==> indigo <==
// dma_controller
module dma_controller(
    input wire clk,
    input wire reset,
    input wire trigger,
    input wire [4:0] length,
    input wire [31:0] source_address,
    input wire [31:0] destination_add,
    input wire ARREADY,
    input wire [31:0] RDATA,
    input wire RVALID,
    input wire AWREADY,
    input wire WREADY,
    input wire BVALID,
    output reg done,
    output reg [31:0] ARADDR,
    output reg ARVALID,
    output reg RREADY,
    output reg [31:0] AWADDR,
    output reg AWVALID,
    output reg [31:0] WDATA,
    output reg WVALID,
    output reg BREADY
);
clock: 2.08 ns
lec_check: 0
cap_margin: 20
core_margin: 2
core_utilization: 64
slew_margin: 20
run.sh (not shown) runs the stock make flow with config.mk's settings and CLKGATE_MAP_FILE=.
==> xenon (differences from indigo) <==
CAP_MARGIN = 10   (was 20)
CORE_UTILIZATION = 72   (was 64)
CTS_CLUSTER_SIZE = 15   (was default)
==> flow/constraint.sdc (replaced) <==
create_clock -name core_clock -period 1.99 [get_ports {clk}]
set_input_delay 0.3980 -clock core_clock [delete_from_list [all_inputs] [get_ports {clk}]]
set_output_delay 0.3980 -clock core_clock [all_outputs]
set_load 0.01 [all_outputs]
==> zinc (differences from indigo) <==
CORE_UTILIZATION = 66   (was 64)
SETUP_SLACK_MARGIN = 0.56   (was default)
==> flow/constraint.sdc (replaced) <==
create_clock -name core_clock -period 3.28 [get_ports {clk}]
set_input_delay 0.6560 -clock core_clock [delete_from_list [all_inputs] [get_ports {clk}]]
set_output_delay 0.6560 -clock core_clock [all_outputs]
set_load 0.01 [all_outputs]
==> impl_metrics.py <==
# Auto-generated metrics
metrics = {
    "placed_design": {
        "gp_congestion": 0.8816,
        "dp_slack_ns": -0.5490,
        "dp_cells": 3130,
        "placed_cell_area_um2": 36110,
    },
    "cts": {
        "post_cts_buffers": 31,
    },
    "die": {
        "initCoreUtil": 0.7267,
        "fp.dieArea_um2": 44970,
        "die_width_um": 212.1,
        "std_cell_rows": 76,
    },
    "status": {
        "outcome": "stopped before the end",
        "lastStage": "5_1_grt",
        "error_line": "[ERROR DPL-0033] detailed placement checks failed during check placement.",
    },
}
The numbers above come from xenon.

==> impl_metrics.py <==
# Metrics from the implementation run
metrics = {
    "status": {
        "outcome": "timing/DRC/antenna clean",
    },
    "die": {
        "fp.dieArea_um2": 48970,
        "die_width_um": 221.3,
        "std_cell_rows": 79,
    },
    "cts": {
        "post_cts_buffers": 0,
    },
    "yosys": {
        "synthAdderAreaFrac": 0.004818,
    },
    "global_route": {
        "gr-max-usage-layer": "met2",
        "grt_use_met1": 0.4837,
    },
    "pwr": {
        "vdd_ir_drop_max_v": 0.0006358,
    },
    "placed_design": {
        "gp_congestion": 0.8373,
        "dp_slack_ns": 0.4670,
    },
}
The numbers above come from zinc.

==> impl_metrics.py <==
# Metrics from the implementation run
metrics = {
    "status": {
        "outcome": "complete, but fails checks",
        "so.violations": "negative setup slack",
    },
    "cts": {
        "post_cts_buffers": 15,
    },
    "die": {
        "die_width_um": 224.7,
        "fp.dieArea_um2": 50480,
        "initCoreUtil": 0.6500,
    },
    "sta": {
        "setup_viol": 525,
        "worst_slack_ns": -0.2262,
    },
    "placed_design": {
        "placed_cell_area_um2": 35910,
        "dp_cells": 3127,
        "dp_slack_ns": -0.3008,
    },
}
The numbers above come from indigo.


* * *

==> inputs of sierra <==
==> flow/design.v <==
module sync_fifo (
    input  wire        clk,
    input  wire        reset,
    input  wire        FIFO_WR_EN,
    input  wire        FIFO_RD_EN,
    input  wire [31:0] write_data,
    output reg  [31:0] read_data,
    output wire        FIFO_FULL,
    output wire        FIFO_EMPTY
);
    localparam DEPTH      = 16;
    localparam ADDR_WIDTH = 4;            
    localparam PTR_WIDTH  = ADDR_WIDTH + 1;  
    reg [31:0] mem [0:DEPTH-1];
    reg [PTR_WIDTH-1:0] wr_ptr;    
    reg [PTR_WIDTH-1:0] rd_ptr;
    wire [ADDR_WIDTH-1:0] wr_addr = wr_ptr[ADDR_WIDTH-1:0];
    wire [ADDR_WIDTH-1:0] rd_addr = rd_ptr[ADDR_WIDTH-1:0];
    assign FIFO_EMPTY = (wr_ptr == rd_ptr);
    assign FIFO_FULL =
        (wr_addr == rd_addr) && (wr_ptr[PTR_WIDTH-1] != rd_ptr[PTR_WIDTH-1]);
    always @(posedge clk or posedge reset) begin
        if (reset) begin
            wr_ptr <= 0;
        end else begin
            if (FIFO_WR_EN && !FIFO_FULL) begin
                mem[wr_addr] <= write_data;
                wr_ptr <= wr_ptr + 1;        
            end
        end
    end
    always @(posedge clk or posedge reset) begin
        if (reset) begin
            rd_ptr <= 0;
            read_data <= 0;
        end else begin
            if (FIFO_RD_EN && !FIFO_EMPTY) begin
                read_data <= mem[rd_addr];
                rd_ptr <= rd_ptr + 1;        
            end
        end
    end
endmodule
`timescale 1ns / 1ps
module dma_controller(
    input wire clk,
    input wire reset,
    input wire trigger,
    input wire [4:0] length,
    input wire [31:0] source_address,
    input wire [31:0] destination_add,
    input wire ARREADY,
    input wire [31:0] RDATA,
    input wire RVALID,
    input wire AWREADY,
    input wire WREADY,
    input wire BVALID,
    output reg done,
    output reg [31:0] ARADDR,
    output reg ARVALID,
    output reg RREADY,
    output reg [31:0] AWADDR,
    output reg AWVALID,
    output reg [31:0] WDATA,
    output reg WVALID,
    output reg BREADY
);
    localparam READ_IDLE = 2'b00;
    localparam READ_INIT = 2'b01;
    localparam READ_WAIT = 2'b10;
    localparam READ_DATA = 2'b11;
    localparam WRITE_IDLE = 3'b000;
    localparam WRITE_WAIT = 3'b001;
    localparam WRITE_DATA = 3'b010;
    localparam WRITE_AW_HANDSHAKE = 3'b011;
    localparam WRITE_W_HANDSHAKE = 3'b100;
    localparam WRITE_RESP = 3'b101;
    localparam WRITE_STALL = 3'b110;
    reg [1:0] read_state;
    reg [2:0] write_state;
    reg [4:0] read_count, write_count;
    reg [31:0] current_read_addr, current_write_addr;
    reg [2:0] xfer_words;    
    reg fifo_write_en, fifo_read_en;
    wire fifo_full, fifo_empty;
    wire [31:0] fifo_read_data;
    reg [31:0] fifo_write_data;
    wire read_done, write_done;
    sync_fifo fifo (
        .clk(clk),
        .reset(reset),
        .FIFO_RD_EN(fifo_read_en),
        .FIFO_WR_EN(fifo_write_en),
        .write_data(fifo_write_data),
        .read_data(fifo_read_data),
        .FIFO_FULL(fifo_full),
        .FIFO_EMPTY(fifo_empty)
    );
    assign read_done = (read_count == xfer_words) && !(xfer_words == 0);
    assign write_done = (write_count == xfer_words) && !(xfer_words == 0);
    always @(posedge clk or posedge reset) begin
        if (reset) begin
            done <= 0;
        end
        else if (read_state == READ_IDLE && trigger) begin
            done <= 0;
        end
        else begin
            done <= read_done && write_done;
        end
    end    
    always @(posedge clk or posedge reset) begin
        if (reset) begin
            read_state <= READ_IDLE;
            read_count <= 0;
            xfer_words <= 0;
            ARADDR <= 0;
            ARVALID <= 0;
            RREADY <= 1;
            fifo_write_en <= 0;
        end else begin
            case (read_state)
                READ_IDLE: begin
                    ARADDR <= 0;
                    ARVALID <= 0;
                    if (trigger) begin
                        read_count <= 0;
                        xfer_words <= length[4:2];
                        current_read_addr <= source_address;
                        read_state <= READ_INIT;
                    end    
                end
                READ_INIT: begin
                    fifo_write_en <= 0;
                    if (read_count == xfer_words) begin    
                        read_state <= READ_IDLE;
                    end
                    else if (!fifo_full) begin
                        ARADDR <= current_read_addr;
                        ARVALID <= 1;
                        read_state <= READ_WAIT;
                    end
                end
                READ_WAIT: begin
                    if (ARREADY && ARVALID) begin
                        ARVALID <= 0;
                        read_state <= READ_DATA;
                    end
                end
                READ_DATA: begin
                    if (RVALID && RREADY) begin
                        fifo_write_en <= 1;
                        fifo_write_data <= RDATA;
                        read_count <= read_count + 1;
                        current_read_addr <= current_read_addr + 4;                 
                        read_state <= READ_INIT;
                    end    
                end                      
                default: read_state <= READ_IDLE;
            endcase
        end
    end
    always @(posedge clk or posedge reset) begin
        if (reset) begin
            write_state <= WRITE_IDLE;
            write_count <= 0;
            AWADDR <= 32'b0;            
            WDATA <= 32'b0;            
            AWVALID <= 0;
            WVALID <= 0;
            BREADY <= 1;
            fifo_read_en <= 0;
        end 
        else begin
            case (write_state)
                WRITE_IDLE: begin
                    AWADDR <= 32'b0;
                    WDATA <= 32'b0;
                    AWVALID <= 0;
                    WVALID <= 0;
                    if(!fifo_empty) begin
                        write_count <= 0;
                        current_write_addr <= destination_add;
                        fifo_read_en <= 1;
                        write_state <= WRITE_WAIT;
                    end
                    else if (trigger && read_state == READ_IDLE) begin
                        write_count <= 0;
                    end
                end
                WRITE_WAIT: begin
                    fifo_read_en <= 0;
                    if (write_count == xfer_words) begin   
                        write_state <= WRITE_IDLE;
                    end    
                    else begin
                        write_state <= WRITE_DATA;
                    end
                end
                WRITE_DATA: begin
                        AWADDR <= current_write_addr;
                        AWVALID <= 1;
                        WDATA <= fifo_read_data;
                        WVALID <= 1;
                        write_state <= WRITE_AW_HANDSHAKE;
                end
                WRITE_AW_HANDSHAKE: begin
                    if(AWVALID && AWREADY) begin
                        AWVALID <= 0;
                        write_state <= WRITE_W_HANDSHAKE;
                    end
                end
                WRITE_W_HANDSHAKE: begin
                    if(WVALID && WREADY) begin
                        WVALID <= 0;
                        write_state <= WRITE_RESP;
                    end
                end
                WRITE_RESP: begin
                    if(BVALID && BREADY) begin
                        write_count <= write_count + 1;
                        current_write_addr <= current_write_addr + 4;
                        if (!fifo_empty) begin
                            fifo_read_en <= 1;
                            write_state <= WRITE_WAIT;
                        end
                        else begin
                            write_state <= WRITE_STALL;
                        end
                    end
                end
                WRITE_STALL: begin
                    if (write_count == xfer_words) begin
                        write_state <= WRITE_IDLE;
                    end
                    else if (!fifo_empty) begin
                        fifo_read_en <= 1;
                        write_state <= WRITE_WAIT;
                    end
                end
                default: write_state <= WRITE_WAIT;
            endcase 
        end
    end
endmodule  
==> flow/run.sh <==
#!/bin/bash
# the make line also repeats each setting of config.mk as NAME=value (left out here)
make -C /OpenROAD-flow-scripts/flow DESIGN_CONFIG=/design/flow/config.mk WORK_HOME=/design/flow/orfs CLKGATE_MAP_FILE= finish
==> flow/config.mk <==
export PLATFORM = sky130hd
export DESIGN_NAME = dma_controller
export DESIGN_NICKNAME = dma_controller
export VERILOG_FILES = /design/flow/design.v
export SDC_FILE = /design/flow/constraint.sdc
export NUM_CORES = 4
export LEC_CHECK = 0
export CAP_MARGIN = 5
export CORE_MARGIN = 2
export CORE_UTILIZATION = 72
export CTS_CLUSTER_SIZE = 15
export SLEW_MARGIN = 40
==> flow/constraint.sdc <==
create_clock -name core_clock -period 2.26 [get_ports {clk}]
set_input_delay 0.4520 -clock core_clock [delete_from_list [all_inputs] [get_ports {clk}]]
set_output_delay 0.4520 -clock core_clock [all_outputs]
set_load 0.01 [all_outputs]
==> inputs of willow, as changes to sierra <==
--- a/flow/config.mk
+++ b/flow/config.mk
@@ -7,6 +7,7 @@
 export LEC_CHECK = 0
-export CAP_MARGIN = 5
+export CAP_MARGIN = 10
 export CORE_MARGIN = 2
 export CORE_UTILIZATION = 72
-export CTS_CLUSTER_SIZE = 15
-export SLEW_MARGIN = 40
+export CTS_CLUSTER_DIAMETER = 28
+export CTS_CLUSTER_SIZE = 25
+export SLEW_MARGIN = 20
==> flow/constraint.sdc (replaced) <==
create_clock -name core_clock -period 2.16 [get_ports {clk}]
set_input_delay 0.4320 -clock core_clock [delete_from_list [all_inputs] [get_ports {clk}]]
set_output_delay 0.4320 -clock core_clock [all_outputs]
set_load 0.01 [all_outputs]
==> inputs of cedar, as changes to sierra <==
--- a/flow/config.mk
+++ b/flow/config.mk
@@ -7,6 +7,9 @@
 export LEC_CHECK = 0
-export CAP_MARGIN = 5
+export CAP_MARGIN = 15
 export CORE_MARGIN = 2
-export CORE_UTILIZATION = 72
-export CTS_CLUSTER_SIZE = 15
-export SLEW_MARGIN = 40
+export CORE_UTILIZATION = 71
+export CTS_CLUSTER_SIZE = 41
+export HOLD_SLACK_MARGIN = -0.1
+export MAX_ROUTING_LAYER = met4
+export PLACE_DENSITY = 0.66
+export SLEW_MARGIN = 20
==> flow/constraint.sdc (replaced) <==
create_clock -name core_clock -period 3.24 [get_ports {clk}]
set_input_delay 0.6480 -clock core_clock [delete_from_list [all_inputs] [get_ports {clk}]]
set_output_delay 0.6480 -clock core_clock [all_outputs]
set_load 0.01 [all_outputs]
==> inputs of quartz, as changes to sierra <==
--- a/flow/config.mk
+++ b/flow/config.mk
@@ -7,6 +7,7 @@
 export LEC_CHECK = 0
-export CAP_MARGIN = 5
-export CORE_MARGIN = 2
-export CORE_UTILIZATION = 72
-export CTS_CLUSTER_SIZE = 15
-export SLEW_MARGIN = 40
+export CAP_MARGIN = 20
+export CORE_MARGIN = 10
+export CORE_UTILIZATION = 40
+export MAX_ROUTING_LAYER = met4
+export SLEW_MARGIN = 20
+export TNS_END_PERCENT = 70
==> flow/constraint.sdc (replaced) <==
create_clock -name core_clock -period 4.0 [get_ports {clk}]
set_input_delay 0.8000 -clock core_clock [delete_from_list [all_inputs] [get_ports {clk}]]
set_output_delay 0.8000 -clock core_clock [all_outputs]
set_load 0.01 [all_outputs]
==> impl_metrics.xml <==
<?xml version="1.0" encoding="UTF-8"?>
<metrics>
  <group name="status">
    <metric name="outcome" unit="">finished with violations</metric>
    <metric name="violations" unit="">setup timing</metric>
  </group>
  <group name="final_timing">
    <metric name="finalSetupViolCount" unit="">25</metric>
    <metric name="timing.final.ws_setup" unit="ns">-0.285</metric>
    <metric name="fin_skew" unit="ns">0.0262</metric>
  </group>
  <group name="die">
    <metric name="initCoreUtil" unit="%">72.7</metric>
  </group>
  <group name="critical_path">
    <metric name="kind_of_cell_adding_the_most_delay_to_the_critical_path" unit="">AND-OR/OR-AND gates</metric>
    <metric name="critPathMostFrequentCell" unit="">buf_4</metric>
  </group>
  <group name="detailed_routing">
    <metric name="post_drt_wl_per_cell" unit="um">28.5</metric>
  </group>
  <group name="power_and_ir_drop">
    <metric name="p_int" unit="uW">30500</metric>
    <metric name="clock_power" unit="uW">12300</metric>
    <metric name="p_clk_share" unit="%">26.7</metric>
  </group>
  <group name="clock_network">
    <metric name="cts_made_buffers" unit="">75</metric>
  </group>
  <group name="final_layout">
    <metric name="numSequentialCells" unit="">776</metric>
  </group>
</metrics>
That was sierra.
==> impl_metrics.xml <==
<?xml version="1.0" encoding="UTF-8"?>
<metrics>
  <group name="critical_path">
    <metric name="worstReg2RegEnd" unit="">fifo.mem[11][28]</metric>
    <metric name="kind_of_cell_adding_the_most_delay_to_the_critical_path" unit="">simple AND/OR/NAND/NOR gates</metric>
  </group>
  <group name="power_and_ir_drop">
    <metric name="p_int" unit="uW">16500</metric>
    <metric name="share_comb_of_total_power" unit="%">28.8</metric>
    <metric name="p_clk_share" unit="%">30.1</metric>
  </group>
  <group name="status">
    <metric name="outcome" unit="">complete, no violations</metric>
  </group>
  <group name="final_timing">
    <metric name="timing.final.ws_setup" unit="ns">0.910</metric>
    <metric name="finalSetupViolCount" unit="">0</metric>
    <metric name="achievable-frequency" unit="MHz">324</metric>
    <metric name="fin_skew" unit="ns">0.0313</metric>
  </group>
  <group name="clock_network">
    <metric name="cts_made_buffers" unit="">81</metric>
    <metric name="cts.clk_slew.worst_paths" unit="ns">0.06</metric>
  </group>
  <group name="final_layout">
    <metric name="numSequentialCells" unit="">776</metric>
    <metric name="sh_seq_area" unit="%">60.3</metric>
  </group>
  <group name="die">
    <metric name="initCoreUtil" unit="%">40.3</metric>
  </group>
  <group name="detailed_routing">
    <metric name="post_drt_wl_per_cell" unit="um">24.1</metric>
  </group>
</metrics>
That was quartz.
==> impl_metrics.xml <==
<?xml version="1.0" encoding="UTF-8"?>
<metrics>
  <group name="status">
    <metric name="outcome" unit="">complete, no violations</metric>
  </group>
  <group name="final_timing">
    <metric name="timing.final.ws_setup" unit="ns">0.459</metric>
    <metric name="finalSetupViolCount" unit="">0</metric>
    <metric name="final_worst_path_cycle_share" unit="%">85.8</metric>
  </group>
  <group name="final_layout">
    <metric name="numSequentialCells" unit="">776</metric>
    <metric name="fillers" unit="">2146</metric>
  </group>
  <group name="power_and_ir_drop">
    <metric name="clock_power" unit="uW">8520</metric>
    <metric name="p_clk_share" unit="%">28.3</metric>
    <metric name="p_int" unit="uW">20200</metric>
    <metric name="netSwitchingFraction" unit="%">32.8</metric>
  </group>
  <group name="detailed_routing">
    <metric name="post_drt_wl_per_cell" unit="um">26.3</metric>
  </group>
  <group name="die">
    <metric name="die_h" unit="um">214</metric>
    <metric name="initCoreUtil" unit="%">72.2</metric>
  </group>
  <group name="critical_path">
    <metric name="kind_of_cell_adding_the_most_delay_to_the_critical_path" unit="">AND-OR/OR-AND gates</metric>
    <metric name="worstReg2RegEnd" unit="">fifo.read_data[5]</metric>
  </group>
  <group name="clock_network">
    <metric name="cts_made_buffers" unit="">75</metric>
  </group>
</metrics>
That was cedar.
==> impl_metrics.xml <==
<?xml version="1.0" encoding="UTF-8"?>
<metrics>
  <group name="status">
    <metric name="outcome" unit="">stopped before the end</metric>
    <metric name="halt_point_of_the_flow" unit="">global routing (5_1_grt)</metric>
    <metric name="error_message" unit="">[ERROR GRT-0232] Routing congestion too high. Check the congestion heatmap in the GUI.</metric>
  </group>
  <group name="clock_network">
    <metric name="clock_tree.buffer_depth" unit="">3</metric>
    <metric name="root_buffer" unit="">clkbuf_16</metric>
    <metric name="htree_levels" unit="">4</metric>
    <metric name="cts_hold_repair.buffers" unit="">0</metric>
    <metric name="post_cts_resize_count" unit="">114</metric>
    <metric name="cts_made_buffers" unit="">143</metric>
  </group>
  <group name="place">
    <metric name="placed_insts" unit="">3071</metric>
    <metric name="place_congestion" unit="">0.855</metric>
    <metric name="buffer_ports.inserted" unit="">206</metric>
  </group>
  <group name="die">
    <metric name="initCoreUtil" unit="%">72.7</metric>
    <metric name="fp.coreArea" unit="um2">42900</metric>
  </group>
  <group name="synth">
    <metric name="synth-adder-area-share" unit="%">0.482</metric>
    <metric name="avgSynthCellArea" unit="um2">13.9</metric>
    <metric name="postSynth.topFlopCell" unit="">edfxtp_1</metric>
    <metric name="ys_seq_share" unit="%">72.1</metric>
  </group>
  <group name="global_route">
    <metric name="routing_usage_on_met1" unit="%">94.3</metric>
  </group>
</metrics>
That was willow.
Power figures rest on the tool's default switching activity, not on a simulated workload.
